## red
==> flow/design.v (excerpt) <==
module top(
    input clk,              
    input rst,              
    input cyc,              
    input stb,              
    input we,               
	input [3:0] wb_sel,     
    input [31:0] adr,       
    input [31:0] dat_mosi,  
    output reg [31:0] dat_miso,  
    output reg ack,             
    output reg err              
);
parameter A_OFFSET = 0;     
parameter B_OFFSET = 9;     
parameter C_OFFSET = 18;    
parameter MAT_SIZE = 9;     
parameter INT_WIDTH = 8;  
reg [71:0] A, B;
reg Enable;
reg reset_matrix;
wire [71:0] C;
wire done;
matrix_mult mm_inst(
    .Clock(clk),
    .reset(reset_matrix),
    .Enable(Enable),
    .A(A),
    .B(B),
    .C(C),
    .done(done)
);
always @(posedge clk or posedge rst) begin
    if (rst) begin
        dat_miso <= 32'b0;
        ack <= 0;
        err <= 0;
        reset_matrix <= 1;
        Enable <= 0;
        A <= 72'b0;
        B <= 72'b0;
    end else if (cyc && stb) begin
        ack <= 0;
        err <= 0;
        reset_matrix <= 0;
        if (we && wb_sel[0]) begin
            reset_matrix <= 1;
            if (adr < A_OFFSET+MAT_SIZE) begin
                A[((adr-A_OFFSET)*INT_WIDTH)+:INT_WIDTH] <= dat_mosi[7:0];
                ack <= 1;
            end else if (adr >=B_OFFSET && adr < B_OFFSET+MAT_SIZE) begin
                B[((adr-B_OFFSET)*INT_WIDTH)+:INT_WIDTH] <= dat_mosi[7:0];
                ack <= 1;
            end else begin
                err <= 1;
            end
        end else if (!we) begin
            if (adr >= C_OFFSET && adr < C_OFFSET+MAT_SIZE) begin
                Enable <= 1;
                if (done) begin
                    dat_miso[7:0] <= C[(adr-C_OFFSET)*INT_WIDTH+:INT_WIDTH];
                    ack <= 1;
                    Enable <= 0;
                end
            end else begin
                err <= 1;
            end
        end
    end else begin
        ack <= 0;
        err <= 0;
    end
end
endmodule
clock: 7.79 ns
lec_check: 0
abc_area: 0
cap_margin: 40
cell_pad_in_sites_global_placement: 3
core_aspect_ratio: 0.82
core_margin: 9
core_utilization: 24
gpl_routability_driven: 0
hold_slack_margin: 0.05
max_routing_layer: met4
min_routing_layer: met2
setup_slack_margin: -0.29
slew_margin: 15
tns_end_percent: 80
run.sh (not shown) runs the stock make flow with config.mk's settings and CLKGATE_MAP_FILE=.
[red] flow finished | final checks: failed | reasons: negative setup slack
Changes in blue relative to red:
# red
export LEC_CHECK = 0
export ABC_AREA = 0
export CAP_MARGIN = 40
export CELL_PAD_IN_SITES_GLOBAL_PLACEMENT = 3
export CORE_ASPECT_RATIO = 0.82
export CORE_MARGIN = 9
export CORE_UTILIZATION = 24
export GPL_ROUTABILITY_DRIVEN = 0
export HOLD_SLACK_MARGIN = 0.05
export MAX_ROUTING_LAYER = met4
export MIN_ROUTING_LAYER = met2
export SETUP_SLACK_MARGIN = -0.29
export SLEW_MARGIN = 15
export TNS_END_PERCENT = 80
create_clock -name core_clock -period 7.79 [get_ports {clk}]
# blue
export LEC_CHECK = 0
export CAP_MARGIN = 20
export CORE_MARGIN = 2
export CORE_UTILIZATION = 72
export PLACE_DENSITY_LB_ADDON = 0.0
export SETUP_SLACK_MARGIN = 1.78
export SLEW_MARGIN = 20
create_clock -name core_clock -period 5.98 [get_ports {clk}]
--- outcome ---
blue: all stages done; final checks FAILED (negative setup slack). Delta (blue minus red): worst path setup slack after routing -1.67 ns; total area of sequential cells saw little to no change; total global-route track usage rose 17 points.

========
job 101:
top again, from the RTL that the note above started with.
Settings: LEC_CHECK=0, ABC_AREA=1, CAP_MARGIN=40, CORE_ASPECT_RATIO=0.89, CORE_MARGIN=2, CORE_UTILIZATION=72, CTS_CLUSTER_DIAMETER=372, CTS_CLUSTER_SIZE=15, PLACE_DENSITY_LB_ADDON=0.03, SETUP_SLACK_MARGIN=0.03, SLEW_MARGIN=20; clock period 5.03 ns.
| job 101 | all stages done | FAIL | negative setup slack |
Modified inputs, job 102 compared to job 101
- a change of CTS_CLUSTER_DIAMETER from 372 to 380
- a change of CAP_MARGIN from 40 to 0
- a deleted SETUP_SLACK_MARGIN that had been 0.03
- a deleted CORE_ASPECT_RATIO that had been 0.89
- a change of PLACE_DENSITY_LB_ADDON from 0.03 to 0.0
- a deleted ABC_AREA that had been 1
- a deleted CTS_CLUSTER_SIZE that had been 15
- a change of the clock period (ns, I/O delays scaled along) from 5.03 to 7.0
--- outcome ---
Although job 102 finished all stages, its layout failed final checks on negative setup slack.
The synthesis area per yosys in job 101 is 1.11 times that in job 102.
Synthesis-to-layout area growth ended up 1.5 points lower on job 102 than on job 101.
In the flow results for job 102 and job 101, the number of nets in the finished design is larger on job 101.
Looking only at fraction of the cycle the final worst path needs, and setting everything else aside, the lower value of job 102 and job 101 goes to job 102.
Total routing usage reported by global routing in job 102 is 13 points below job 101.
Summary of job 102 over job 101: clock-buffer cell count higher, depth of the critical timing path with buffers and inverters included shrank by 13.
Area of the die | job 102 below job 101
Inputs modified between job 102 and job 103:
- CORE_UTILIZATION now 40, was 72
- SETUP_SLACK_MARGIN now 0.37, previously not set
- CTS_CLUSTER_DIAMETER no longer set, was 380
- PLACE_DENSITY_LB_ADDON no longer set, was 0.0
- CAP_MARGIN now 20, was 0
- the clock period (ns, I/O delays scaled along) now 9.06, was 7.0
Findings:
- Job 103 ended with every stage complete and zero timing, DRC or antenna violations.
- Lower final-layout worst hold slack among job 102 and job 103: job 103
- Per the comparison of job 103 with job 102, worst setup slack saw an increase, worst voltage drop across the vdd grid -35%, power lost about 23%.
### job 103 -> job 104
- putting MIN_ROUTING_LAYER at met2 where nothing was set
- swapping 40 for 58 in CORE_UTILIZATION
- putting PLACE_DENSITY at 0.78 where nothing was set
- putting ABC_AREA at 0 where nothing was set
- clearing SETUP_SLACK_MARGIN, which used to be 0.37
- swapping 9.06 for 6.55 in the clock period (ns, I/O delays scaled along)
[summary]
Job 104 finished every stage; the final checks, however, were not passed, the failures being negative setup slack.
Layout overhead on the synthesized area: job 104 vs job 103 up 2.8 points
Looking at setup slack across both flows, job 104 is the weaker of the two, with job 103 ahead.
Job 104 vs. job 103: fraction of power consumed by combinational cells went up by 0.4 points.
| total power | job 104 vs job 103 | 1.8 mW higher |
Clock-buffer cell count was higher in the run labelled job 103.
As far as hold-fix buffer count after cts goes, job 103 and job 104 are indistinguishable; the numbers are identical.
Taking job 103 as the reference, in job 104 number of cells on the worst reg-to-reg path shrank by 1; total iterations of the first detailed-routing run grew by 8; total track usage grew by 23 points.

========
top again, from the RTL that the note above started with.
Settings: LEC_CHECK=0, CAP_MARGIN=20, CORE_MARGIN=2, CORE_UTILIZATION=72, CTS_CLUSTER_SIZE=42, PLACE_DENSITY_LB_ADDON=0.0, SETUP_SLACK_MARGIN=0.31, SLEW_MARGIN=20, TNS_END_PERCENT=55; clock period 5.03 ns.
The first run produced a layout that fails on setup timing.
==> next run, changes <==
Settings changed: CORE_UTILIZATION 72 to 58, CTS_CLUSTER_SIZE 42 to unset, PLACE_DENSITY_LB_ADDON 0.0 to unset, SETUP_SLACK_MARGIN 0.31 to -0.7, TNS_END_PERCENT 55 to unset.
Clock period 5.03 ns to 7.49 ns, I/O delays scaled along.
Result: The changed run completed and failed the layout checks on setup timing. Count of clock-buffer cells in the layout went up by 2. Synthesized area is unchanged. Total power went down by a quarter to a third. Flip-flop count stays the same. Global-route usage went down by 11 points.
==> next run, changes <==
Settings changed: SETUP_SLACK_MARGIN -0.7 to 1.71.
Clock period 7.49 ns to 8.5 ns, I/O delays scaled along.
Effect: This time the run finished clean; first-iteration DRC count is higher by 9.3%; routed wire length is about the same; cell count is lower by 1.7%; clock skew is lower by 46 ps; via count is lower by 0.64%; area after synthesis stays the same; synthesized cell count does not change; critical path depth is lower by 2.
==> next run, changes <==
Settings changed: CORE_UTILIZATION 58 to 72, CTS_CLUSTER_SIZE set to 42, HOLD_SLACK_MARGIN set to -0.09, PLACE_DENSITY_LB_ADDON set to 0.0, SETUP_SLACK_MARGIN 1.71 to 1.46, TNS_END_PERCENT set to 10.
Clock period 8.5 ns to 5.03 ns, I/O delays scaled along.
Outcome: With this change the flow finished with setup timing left. Worst setup slack loses 3500 ps. Maximum frequency falls by about 0.7%. Power rises by 64%. Wire length rises by 14%. Clock power rises by 56%. Critical path depth rises by 2. Clock-buffer cell count falls by 11. Via count rises by 9.5%. Worst hold slack is about the same. Register-to-register slack loses 3500 ps. Core utilization rises by 20 points.

========
top again, from the RTL that the note above started with.
==> flow/config.mk <==
export PLATFORM = sky130hd
export DESIGN_NAME = top
export DESIGN_NICKNAME = top
export VERILOG_FILES = /design/flow/design.v
export SDC_FILE = /design/flow/constraint.sdc
export NUM_CORES = 4
export LEC_CHECK = 0
export ABC_AREA = 0
export CAP_MARGIN = 20
export CELL_PAD_IN_SITES_GLOBAL_PLACEMENT = 3
export CORE_MARGIN = 2
export CORE_UTILIZATION = 21
export CTS_CLUSTER_DIAMETER = 154
export CTS_CLUSTER_SIZE = 25
export GPL_TIMING_DRIVEN = 0
export MIN_ROUTING_LAYER = met1
export PLACE_DENSITY = 0.78
export SLEW_MARGIN = 10
export TNS_END_PERCENT = 75
==> flow/constraint.sdc <==
create_clock -name core_clock -period 6.89 [get_ports {clk}]
set_input_delay 1.3780 -clock core_clock [delete_from_list [all_inputs] [get_ports {clk}]]
set_output_delay 1.3780 -clock core_clock [all_outputs]
set_load 0.01 [all_outputs]
The first run ran to the end with violations: negative setup slack.
Edit:
==> flow/config.mk (replaced) <==
export PLATFORM = sky130hd
export DESIGN_NAME = top
export DESIGN_NICKNAME = top
export VERILOG_FILES = /design/flow/design.v
export SDC_FILE = /design/flow/constraint.sdc
export NUM_CORES = 4
export LEC_CHECK = 0
export CAP_MARGIN = 20
export CORE_MARGIN = 2
export CORE_UTILIZATION = 68
export CTS_CLUSTER_DIAMETER = 356
export CTS_CLUSTER_SIZE = 24
export SETUP_SLACK_MARGIN = -0.7
export SLEW_MARGIN = 20
==> flow/constraint.sdc (replaced) <==
create_clock -name core_clock -period 7.49 [get_ports {clk}]
set_input_delay 1.4980 -clock core_clock [delete_from_list [all_inputs] [get_ports {clk}]]
set_output_delay 1.4980 -clock core_clock [all_outputs]
set_load 0.01 [all_outputs]
=> The changed run completed, yet does not pass: negative setup slack. Combinational power drops by 25%. First-iteration DRC count rises by about 60%. Maximum frequency drops by about 0.9%. Total power decreases by 10%. Register-to-register slack gets better by 530 ps. Core utilization went up by 50 points. Worst setup slack gains 530 ps. Cell count came out lower by 30%. Via count came out higher by 0.96%. Worst hold slack gets worse by 48 ps. Clock skew is lower by 18 ps.
Edit:
--- a/flow/config.mk
+++ b/flow/config.mk
@@ -8 +8 @@
-export CAP_MARGIN = 20
+export CAP_MARGIN = 5
@@ -10,4 +10,2 @@
-export CORE_UTILIZATION = 68
-export CTS_CLUSTER_DIAMETER = 356
-export CTS_CLUSTER_SIZE = 24
-export SETUP_SLACK_MARGIN = -0.7
+export CORE_UTILIZATION = 40
+export PLACE_DENSITY_LB_ADDON = 0.03
==> flow/constraint.sdc (replaced) <==
create_clock -name core_clock -period 10.0 [get_ports {clk}]
set_input_delay 2.0000 -clock core_clock [delete_from_list [all_inputs] [get_ports {clk}]]
set_output_delay 2.0000 -clock core_clock [all_outputs]
set_load 0.01 [all_outputs]
Now the flow produced a clean layout.
Sequential power is lower by 25%.
Synthesized cell count is unchanged.
Area after synthesis is unchanged.
Total power came out lower by 2.1%.
Clock power goes up by about 44%.
Edit:
--- a/flow/config.mk
+++ b/flow/config.mk
@@ -8 +8 @@
-export CAP_MARGIN = 5
+export CAP_MARGIN = 20
@@ -10,2 +10 @@
-export CORE_UTILIZATION = 40
-export PLACE_DENSITY_LB_ADDON = 0.03
+export CORE_UTILIZATION = 62
==> flow/constraint.sdc (replaced) <==
create_clock -name core_clock -period 5.03 [get_ports {clk}]
set_input_delay 1.0060 -clock core_clock [delete_from_list [all_inputs] [get_ports {clk}]]
set_output_delay 1.0060 -clock core_clock [all_outputs]
set_load 0.01 [all_outputs]
What happened: The changed run finished but failed the layout checks on negative setup slack. Final area rises by a few percent. Die area drops by a quarter to a third. Wire length hardly moves. Worst setup slack loses 3600 ps. Clock-buffer cell count drops by 23. Non-clock buffer count rises by 224. Combinational power goes up by well over a third.
Edit:
--- a/flow/config.mk
+++ b/flow/config.mk
@@ -8 +8,2 @@
-export CAP_MARGIN = 20
+export CAP_MARGIN = 40
+export CORE_ASPECT_RATIO = 0.89
@@ -10 +11,4 @@
-export CORE_UTILIZATION = 62
+export CORE_UTILIZATION = 72
+export CTS_CLUSTER_SIZE = 15
+export PLACE_DENSITY_LB_ADDON = 0.03
+export SETUP_SLACK_MARGIN = 1.3
The new run finished with negative setup slack left.
Synthesized area does not change.
Clock power hardly moves.
Worst setup slack got worse by 160 ps.
First-iteration DRC count grows by well over a third.
Sequential share of layout area came out lower by 0.87 points.
Routed wire length climbs by about a fifth.
Maximum frequency shrinks by a few percent.
Cell count goes down by a few percent.
Die area went down by roughly a tenth.
Design area rose by a few percent.
Edit:
==> flow/config.mk (replaced) <==
export PLATFORM = sky130hd
export DESIGN_NAME = top
export DESIGN_NICKNAME = top
export VERILOG_FILES = /design/flow/design.v
export SDC_FILE = /design/flow/constraint.sdc
export NUM_CORES = 4
export LEC_CHECK = 0
export CAP_MARGIN = 20
export CORE_MARGIN = 2
export CORE_UTILIZATION = 40
export SLEW_MARGIN = 20
==> flow/constraint.sdc (replaced) <==
create_clock -name core_clock -period 9.06 [get_ports {clk}]
set_input_delay 1.8120 -clock core_clock [delete_from_list [all_inputs] [get_ports {clk}]]
set_output_delay 1.8120 -clock core_clock [all_outputs]
set_load 0.01 [all_outputs]
Result: The changed run produced a clean layout. Die area came out higher by 78%. Sequential share of layout area came out higher by 3.8 points. Cell count came out higher by 6.1%.
Power figures rest on the tool's default switching activity, not on a simulated workload.
